Setup of garnet:
==> flow/design.v <==
module if_stage (
    input  wire        clk,
    input  wire        rst_n,
    input  wire        stall,
    input  wire        branch_taken,
    input  wire [18:0] branch_target,
    output reg         ibus_valid,
    output reg  [18:0] ibus_addr,
    input  wire [18:0] ibus_rdata,
    output reg  [18:0] pc,
    output reg  [18:0] instruction
);
    always @(posedge clk or negedge rst_n) begin
        if (!rst_n) begin
            pc          <= 19'd0;
            ibus_valid  <= 1'b0;
        end
        else if (!stall) begin
            pc <= branch_taken ? branch_target : pc + 19'd1;
            ibus_valid <= 1'b1;
            ibus_addr  <= pc;
        end
    end
    always @(posedge clk or negedge rst_n) begin
        if (!rst_n)
            instruction <= 19'd0;
        else if (ibus_valid)
            instruction <= ibus_rdata;
    end
endmodule
module id_stage(
    input [18:0] instruction,
    output [4:0] opcode,
    output [2:0] rd,
    output [2:0] rs1,
    output [2:0] rs2,
    output [14:0] immediate,
    output reg [1:0] prediction
);
    assign opcode = instruction[18:14];
    assign rd = instruction[13:11];
    assign rs1 = instruction[10:8];
    assign rs2 = instruction[7:5];
    assign immediate = instruction[14:0];
    always @(*) begin
        case(opcode)
            5'b01010, 5'b01011, 5'b01100: prediction = 2'b10;  
            default: prediction = 2'b00;  
        endcase
    end
endmodule
module regfile(
    input clk,
    input [2:0] rd_addr,
    input [2:0] rs1_addr,
    input [2:0] rs2_addr,
    input [18:0] wb_data,
    input reg_write,
    output [18:0] rs1_data,
    output [18:0] rs2_data
);
    reg [18:0] registers [0:7];
    always @(posedge clk) begin
        if (reg_write && rd_addr != 0)
            registers[rd_addr] <= wb_data;
    end
    assign rs1_data = (rs1_addr == 3'd0) ? 19'd0 : registers[rs1_addr];
    assign rs2_data = (rs2_addr == 3'd0) ? 19'd0 : registers[rs2_addr];
endmodule
module alu(
    input [4:0] opcode,
    input [18:0] operand_a,
    input [18:0] operand_b,
    output reg [18:0] result,
    output reg zero_flag,
    output reg div_by_zero
);
    always @(*) begin
        result = 19'd0;
        div_by_zero = 1'b0;
        case(opcode)
            5'b00000: result = operand_a + operand_b;
            5'b00001: result = operand_a - operand_b;
            5'b00010: result = operand_a * operand_b;
            5'b00011: begin
                div_by_zero = (operand_b == 0);
                result = (operand_b == 0) ? 19'h7FFFF : operand_a / operand_b;
            end
            5'b00100: result = operand_a & operand_b;
            5'b00101: result = operand_a | operand_b;
            5'b00110: result = operand_a ^ operand_b;
            5'b00111: result = ~operand_a;
            5'b01000: result = operand_a + 1;
            5'b01001: result = operand_a - 1;
        endcase
        zero_flag = (result == 0);
    end
endmodule
module cpu_core (
    input  wire        clk,
    input  wire        rst_n,
    output reg         bus_valid,
    output reg         bus_write,
    output reg  [18:0] bus_addr,
    output reg  [18:0] bus_wdata,
    input  wire [18:0] bus_rdata
);
    wire [18:0] if_pc;
    wire [18:0] if_instr;
    wire [4:0]  opcode;
    wire [2:0]  rd, rs1, rs2;
    wire [14:0] imm;
    wire [18:0] rs1_data, rs2_data;
    wire [18:0] alu_result;
    wire        zero_flag;
    wire        div_by_zero;
    wire [18:0] wb_data;
    wire        reg_write;
    wire is_load  = (opcode == 5'b01000);
    wire is_store = (opcode == 5'b01001);
    wire mem_access = is_load | is_store;
    if_stage ifs (
        .clk(clk),
        .rst_n(rst_n),
        .stall(mem_access),           
        .branch_taken(1'b0),
        .branch_target(19'd0),
        .ibus_valid(),                
        .ibus_addr(),                 
        .ibus_rdata(bus_rdata),
        .pc(if_pc),
        .instruction(if_instr)
    );
    id_stage id (
        .instruction(if_instr),
        .opcode(opcode),
        .rd(rd),
        .rs1(rs1),
        .rs2(rs2),
        .immediate(imm),
        .prediction()
    );
    regfile rf (
        .clk(clk),
        .rd_addr(rd),
        .rs1_addr(rs1),
        .rs2_addr(rs2),
        .wb_data(wb_data),
        .reg_write(reg_write),
        .rs1_data(rs1_data),
        .rs2_data(rs2_data)
    );
    alu alu_u (
        .opcode(opcode),
        .operand_a(rs1_data),
        .operand_b(rs2_data),
        .result(alu_result),
        .zero_flag(zero_flag),
        .div_by_zero(div_by_zero)
    );
always @(*) begin
    bus_valid = mem_access;
    bus_write = is_store;
    bus_addr  = alu_result;
    bus_wdata = rs2_data;
end
    assign wb_data =
        (is_load)  ? bus_rdata :
                     alu_result;
    assign reg_write = ~is_store & ~is_load;
endmodule
make LEC_CHECK=0 ABC_AREA=1 CAP_MARGIN=20 CORE_MARGIN=2 CORE_UTILIZATION=67 CTS_CLUSTER_DIAMETER=327 CTS_CLUSTER_SIZE=31 GPL_ROUTABILITY_DRIVEN=1 GPL_TIMING_DRIVEN=1 SETUP_SLACK_MARGIN=5.0 SLEW_MARGIN=20 finish   # period 43.2 ns
run.sh (not shown) runs the stock make flow with config.mk's settings and CLKGATE_MAP_FILE=.
The flow ended early for garnet: it failed with a tool error in global routing (5_1_grt).
--- input diff garnet..harbor ---
Settings: CORE_UTILIZATION changed from 67 to 29; CTS_CLUSTER_DIAMETER removed (was 327); ABC_AREA removed (was 1); CTS_CLUSTER_SIZE removed (was 31); SETUP_SLACK_MARGIN removed (was 5.0); GPL_TIMING_DRIVEN removed (was 1); GPL_ROUTABILITY_DRIVEN removed (was 1); the clock period (ns, I/O delays scaled along) changed from 43.2 to 44.3.
Findings:
[compare] base=garnet new=harbor: post-place setup slack +0.28 ns; fraction of synthesized cell area in xor and xnor cells -0.27 points; buffer count from post-CTS setup fixing -184.
harbor: all stages complete, timing, DRC and antenna checks passed
Relative to harbor, the following input files were edited for zinc:
Settings: a change of CORE_UTILIZATION from 29 to 58; an added SETUP_SLACK_MARGIN of 5.0; a change of the clock period (ns, I/O delays scaled along) from 44.3 to 24.7.
==> comparison <==
zinc did not run to completion, as it errored out during global routing (5_1_grt). zinc — instance area after placement 15% higher, harbor as reference. Taking zinc as 1.0, harbor lands at 2.0 on floorplan core area. Reported for zinc and harbor, cell count after synthesis turned out identical to the last digit. From harbor to zinc the numbers moved as follows: post-synth design cell area comparable; number of top-level pins comparable; die area now smaller. harbor → zinc: post-CTS setup buffer count went up, number of gates resized after CTS went up, number of buffers on the longest clock path did not really move, x dimension of the die went down.
Input changes introduced in onyx (baseline for comparison: zinc):
Settings: CORE_UTILIZATION changed from 58 to 40; SETUP_SLACK_MARGIN removed (was 5.0); the clock period (ns, I/O delays scaled along) changed from 24.7 to 44.3.
- The flow did not stop early for onyx: all stages ran, and the layout cleared the timing, design-rule and antenna checks.
- Diff zinc -> onyx | weighted congestion at the end of routability-driven global placement | down by a few percent
- Taking zinc as the reference, in onyx core utilization before placement now smaller; die boundary width now larger; placement row count now larger.
- Summary of onyx over zinc: clock sink total essentially unchanged; port buffer count barely changed; height of the die shows an increase of about 20%.
- Number of instances in the placed design, onyx and zinc: higher on zinc
- On onyx: number of instances resized during post-cts repair is 89% lower than what zinc gave.
- onyx vs zinc — core box area rose about 45%.
- | die area | onyx vs zinc | worse |
[inputs] violet vs onyx
Settings: changing CORE_UTILIZATION from 40 to 65; changing the clock period (ns, I/O delays scaled along) from 44.3 to 37.8.
--- outcome ---
Relative to onyx, the count of cells resized by post-cts repair measured on violet has increased by more than 100%.
Compared onyx against violet; number of placed instances with taps included within noise.
Per the comparison of violet with onyx, worst setup timing slack at the placement stage moved down; standard cell core area moved down; count of input and output buffers level.
On yosys-reported design area after synthesis, violet and onyx are neck and neck.
Looking at width of the die, violet sits 55 um lower than onyx does.
violet did not finish: a tool error stopped it during global routing (5_1_grt).
Compared with onyx, violet shows routability congestion estimate higher by 0.12.
From onyx to violet the numbers moved as follows: starting density of the core now sits higher, die size lost 38%.
